## P
==> flow/design.v (excerpt) <==
module lcd_driver_top (
    input  wire clk,
    input  wire rst_n,
    output wire lcd_resetn,
    output wire lcd_cs,
    output wire lcd_dc,
    output wire lcd_sclk,
    output wire lcd_sda
);
Size in the first run: about 1300 cells after synthesis, roughly 14000 um2 of cells after synthesis.
==> flow/config.mk <==
export PLATFORM = sky130hd
export DESIGN_NAME = lcd_driver_top
export DESIGN_NICKNAME = lcd_driver_top
export VERILOG_FILES = /design/flow/design.v
export SDC_FILE = /design/flow/constraint.sdc
export NUM_CORES = 4
export LEC_CHECK = 0
export CAP_MARGIN = 20
export CELL_PAD_IN_SITES_GLOBAL_PLACEMENT = 3
export CORE_MARGIN = 2
export CORE_UTILIZATION = 52
export MAX_ROUTING_LAYER = met4
export MIN_ROUTING_LAYER = met2
export PLACE_DENSITY_LB_ADDON = 0.08
export SETUP_SLACK_MARGIN = -0.72
export SLEW_MARGIN = 20
==> flow/constraint.sdc <==
create_clock -name core_clock -period 10.0 [get_ports {clk}]
set_input_delay 2.0000 -clock core_clock [delete_from_list [all_inputs] [get_ports {clk}]]
set_output_delay 2.0000 -clock core_clock [all_outputs]
set_load 0.01 [all_outputs]
run.sh (not shown) runs the stock make flow with config.mk's settings and CLKGATE_MAP_FILE=.
P never completed; the flow aborted with a tool error in global placement without I/O.
Input changes introduced in Q (baseline for comparison: P):
# P
export LEC_CHECK = 0
export CAP_MARGIN = 20
export CELL_PAD_IN_SITES_GLOBAL_PLACEMENT = 3
export CORE_MARGIN = 2
export CORE_UTILIZATION = 52
export MAX_ROUTING_LAYER = met4
export MIN_ROUTING_LAYER = met2
export PLACE_DENSITY_LB_ADDON = 0.08
export SETUP_SLACK_MARGIN = -0.72
export SLEW_MARGIN = 20
create_clock -name core_clock -period 10.0 [get_ports {clk}]
# Q
export LEC_CHECK = 0
export CAP_MARGIN = 20
export CORE_MARGIN = 2
export CORE_UTILIZATION = 72
export SLEW_MARGIN = 20
create_clock -name core_clock -period 3.94 [get_ports {clk}]
Notes after the runs:
Per the final summary, Q finished and its layout is clean on timing, DRC and antenna.
Count of library flops with an enable pin came out exactly the same in Q and P.
Q -> P: average instance area after synthesis delta 0, exact match
Note that the y dimension of the die recorded for Q amounts to 0.853 times the value seen in P.
Delta (Q minus P): post-synthesis share of cell area spent on and-or and or-and gates stayed essentially flat, chip area in the Yosys report stayed essentially flat.
Fraction of the core area occupied by cells at floorplan ends up lower on P.
From P to Q the numbers moved as follows: area after synthesis was more or less identical, chip footprint went down by about 27%, mux share of post-synthesis cell area has remained practically unchanged.

========
## job 5977
lcd_driver_top again, from the RTL that the note above started with.
Settings: LEC_CHECK=0, CAP_MARGIN=20, CELL_PAD_IN_SITES_DETAIL_PLACEMENT=1, CORE_ASPECT_RATIO=0.73, CORE_MARGIN=2, CORE_UTILIZATION=40, SLEW_MARGIN=20; clock period 10.0 ns.
Job 5977: no failed stages, no open violations at the end
### job 5977 -> job 329
Settings: clearing CELL_PAD_IN_SITES_DETAIL_PLACEMENT, which used to be 1; clearing CORE_ASPECT_RATIO, which used to be 0.73; swapping 10.0 for 3.77 in the clock period (ns, I/O delays scaled along).
Notes after the runs:
Looking at logic depth of the worst path, buffers included across job 5977 and job 329, the one that comes out higher is job 5977.
Diff job 5977 -> job 329 | routability congestion estimate from global placement | decrease of about 2.4%
Comparing job 5977 and job 329, worst hold slack is higher on job 5977.
Largest net degree at the start of global routing ends up lower on job 329.
| delay of the slowest cell on the worst path | job 329 vs job 5977 | ≈ equal |
flip-flop to flip-flop as the kind of path behind the tightest hold check was reported by job 5977, and input port to asynchronous set/reset pin by job 329.

========
== run 1 ==
Starting RTL as in the previous note.
Settings: LEC_CHECK=0, CAP_MARGIN=20, CORE_MARGIN=2, CORE_UTILIZATION=9, SLEW_MARGIN=20; clock period 10.7 ns.
Edits applied to the flow inputs when going from run 1 to run 2:
# run 1
export LEC_CHECK = 0
export CAP_MARGIN = 20
export CORE_MARGIN = 2
export CORE_UTILIZATION = 9
export SLEW_MARGIN = 20
create_clock -name core_clock -period 10.7 [get_ports {clk}]
# run 2
export LEC_CHECK = 0
export CAP_MARGIN = 20
export CORE_MARGIN = 2
export CORE_UTILIZATION = 52
export SLEW_MARGIN = 20
create_clock -name core_clock -period 3.77 [get_ports {clk}]
==> results <==
- On first-pass iteration count of the detailed router, the higher figure sits with run 2, not run 1.
- Area: run 2 vs run 1 -> run 2 smaller
- Run 2 vs run 1, highest-power group: the clock network vs registers
- The run showing the smaller worst slack at placement is run 2.
- Taking run 1 as the reference, in run 2 die width saw a decrease, worst setup slack after layout saw a decrease, sum of internal, switching and leakage power saw an increase.
diff inputs: run 2 => run 3
# run 2
export LEC_CHECK = 0
export CAP_MARGIN = 20
export CORE_MARGIN = 2
export CORE_UTILIZATION = 52
export SLEW_MARGIN = 20
create_clock -name core_clock -period 3.77 [get_ports {clk}]
# run 3
export LEC_CHECK = 0
export CAP_MARGIN = 20
export CORE_MARGIN = 2
export CORE_UTILIZATION = 68
export CTS_CLUSTER_DIAMETER = 355
export CTS_CLUSTER_SIZE = 31
export SLEW_MARGIN = 20
create_clock -name core_clock -period 5.56 [get_ports {clk}]
==> comparison <==
Sort run 2 and run 3 by post-synthesis to final-layout area growth desc -> top: run 2
Compared run 3 vs run 2, and design area is down in run 3.
| count of inserted tapcells | higher: run 2 |
Compared with run 2, run 3 shows a lower area of the core.
met3 wire length ended up about 0.7% lower on run 3 than on run 2.
In the flow results for run 2 and run 3, the core utilization is larger on run 3.
Cmp run 2 and run 3 / fill cell total of the finished layout / higher: run 2
Wire length of the first global-routing pass ended up 3900 um lower on run 3 than on run 2.
Number of clock buffers in the layout (run 3 over run 2): decrease, 14
In the tables for run 2 and run 3, number of standard-cell rows in the floorplan reads lower with run 3.
Average wire length per cell after detail routing in run 3 vs run 2: down 0.11 um
#### Input delta (run 4 over run 3)
# run 3
export LEC_CHECK = 0
export CAP_MARGIN = 20
export CORE_MARGIN = 2
export CORE_UTILIZATION = 68
export CTS_CLUSTER_DIAMETER = 355
export CTS_CLUSTER_SIZE = 31
export SLEW_MARGIN = 20
create_clock -name core_clock -period 5.56 [get_ports {clk}]
# run 4
export LEC_CHECK = 0
export CAP_MARGIN = 20
export CORE_MARGIN = 2
export CORE_UTILIZATION = 61
export CTS_CLUSTER_SIZE = 31
export SLEW_MARGIN = 20
create_clock -name core_clock -period 5.16 [get_ports {clk}]
--- outcome ---
- Of run 4 and run 3, the lower number of optimization iterations in the first detailed-route pass belongs to run 4.
- Relative to run 3, critical path depth has gone down in run 4.
- Diff run 3 -> run 4: clock network fraction of design power higher; worst hold slack fell by 0.021 ns.
- Setup WNS run 3 -> run 4: worse
- Going from run 3 to run 4, detailed-placement wirelength estimate grew by 2.0%; clock skew shrank by 0.017 ns.
The inputs of run 5 differ from those of run 4 as listed below.
# run 4
export LEC_CHECK = 0
export CAP_MARGIN = 20
export CORE_MARGIN = 2
export CORE_UTILIZATION = 61
export CTS_CLUSTER_SIZE = 31
export SLEW_MARGIN = 20
create_clock -name core_clock -period 5.16 [get_ports {clk}]
# run 5
export LEC_CHECK = 0
export ABC_AREA = 1
export CAP_MARGIN = 20
export CORE_MARGIN = 2
export CORE_UTILIZATION = 72
export CTS_CLUSTER_SIZE = 82
export PLACE_DENSITY = 0.35
export SLEW_MARGIN = 20
create_clock -name core_clock -period 2.1 [get_ports {clk}]
Notes after the runs:
- global routing: run 5 exited with error
- Cmp run 5 vs run 4: number of nets at floorplan higher in run 5
- In the reports for run 5 and run 4, the smaller pre-placement core utilization belongs to run 4.
- The number of cells in the yosys synthesis report in run 4 is 0.67 times that in run 5.
- Comparing run 5 and run 4, placeable core region is lower on run 5.
- In run 5, count of buffers added by post-CTS timing repair for setup is higher than in run 4.
- Number of buffers created by CTS: run 5 vs run 4 down about 3.4%
- Diff run 4 -> run 5: synthesis area per yosys went up 480 um^2, die area went down about 12%, post-synthesis sequential area ratio went down 1.6 points, synthesized cell count went up 645.

========
## wip/indigo
lcd_driver_top again, from the RTL that the note above started with.
export LEC_CHECK = 0
export ABC_AREA = 1
export CAP_MARGIN = 20
export CELL_PAD_IN_SITES_DETAIL_PLACEMENT = 0
export CELL_PAD_IN_SITES_GLOBAL_PLACEMENT = 0
export CORE_MARGIN = 2
export CORE_UTILIZATION = 66
export CTS_CLUSTER_SIZE = 41
export GPL_ROUTABILITY_DRIVEN = 0
export MIN_ROUTING_LAYER = met1
export SETUP_SLACK_MARGIN = -0.11
export SLEW_MARGIN = 35
create_clock -name core_clock -period 2.13 [get_ports {clk}]
Status wip/indigo: flow complete, layout not clean - setup timing
Edits applied to the flow inputs when going from wip/indigo to wip/lagoon:
Settings: CORE_UTILIZATION: 66 -> 72; GPL_ROUTABILITY_DRIVEN: 0 -> unset; SETUP_SLACK_MARGIN: -0.11 -> unset; CELL_PAD_IN_SITES_GLOBAL_PLACEMENT: 0 -> unset; MIN_ROUTING_LAYER: met1 -> unset; CELL_PAD_IN_SITES_DETAIL_PLACEMENT: 0 -> unset; SLEW_MARGIN: 35 -> 20; CTS_CLUSTER_SIZE: 41 -> unset; the clock period (ns, I/O delays scaled along): 2.13 -> 2.58.
Notes after the runs:
wip/lagoon finished every step from synthesis to the final layout, and the layout passed the timing, design-rule and antenna checks. wip/indigo → wip/lagoon: hold slack shows an increase of 110 ps; delay of the slowest cell on the worst path shows an increase of 20 ps. When wip/lagoon is measured against wip/indigo, its clock network fraction of total power turns out 3.2 points lower. From wip/indigo to wip/lagoon the numbers moved as follows: number of nets in the layout lost 53; total via count in the routed design now sits lower; number of combinational gates with multiple inputs now sits lower; met2 routing resource usage after global routing rose by 7.0 points. Max logic depth of the worst setup path including buffers across wip/lagoon and wip/indigo: wip/indigo. Route | wip/lagoon vs wip/indigo | wire shorter in wip/lagoon. In the tables for wip/lagoon and wip/indigo, fmax reads higher with wip/indigo. Power: wip/lagoon draws less than wip/indigo.
Changes in wip/willow relative to wip/lagoon:
Settings: swapping 72 for 40 in CORE_UTILIZATION; clearing ABC_AREA, which used to be 1; putting SETUP_SLACK_MARGIN at 1.05 where nothing was set; swapping 2.58 for 3.77 in the clock period (ns, I/O delays scaled along).
[summary]
- Wire length (wip/willow over wip/lagoon): decrease, about 8%
- Compare wip/willow and wip/lagoon | portion of netlist area occupied by mux cells higher: wip/willow
- Going from wip/lagoon to wip/willow, clock buffer count grew by more than 10%.
- Combinational gate area, wip/willow and wip/lagoon: smaller value in wip/lagoon
- Taking wip/lagoon as the reference, in wip/willow worst path arrival time went up by 400 ps; share of power burned in the clock network +2.2 points; number of gates resized after CTS now larger.
- Per the comparison of wip/willow with wip/lagoon, critical path depth went down 2, post-route total power went down 29%.
Relative to wip/willow, the following input files were edited for wip/nickel:
Settings: MIN_ROUTING_LAYER now met2, previously not set; MAX_ROUTING_LAYER now met4, previously not set; SETUP_SLACK_MARGIN no longer set, was 1.05; PLACE_DENSITY_LB_ADDON now 0.08, previously not set; the clock period (ns, I/O delays scaled along) now 10.0, was 3.77.
## What came out
- All of wip/willow and wip/nickel finish clean.
- The higher global-route wire length before repair of wip/nickel and wip/willow is in wip/nickel.
- On clock network area share: wip/nickel sits above wip/willow.
- Between wip/nickel and wip/willow, it is wip/nickel whose share of total power in the clock network is higher, by 2.2 points.
- wip/willow → wip/nickel: global-route usage shows an increase of 13 points; wire length reported by the detailed router up about 4.4%.
Power figures rest on the tool's default switching activity, not on a simulated workload.
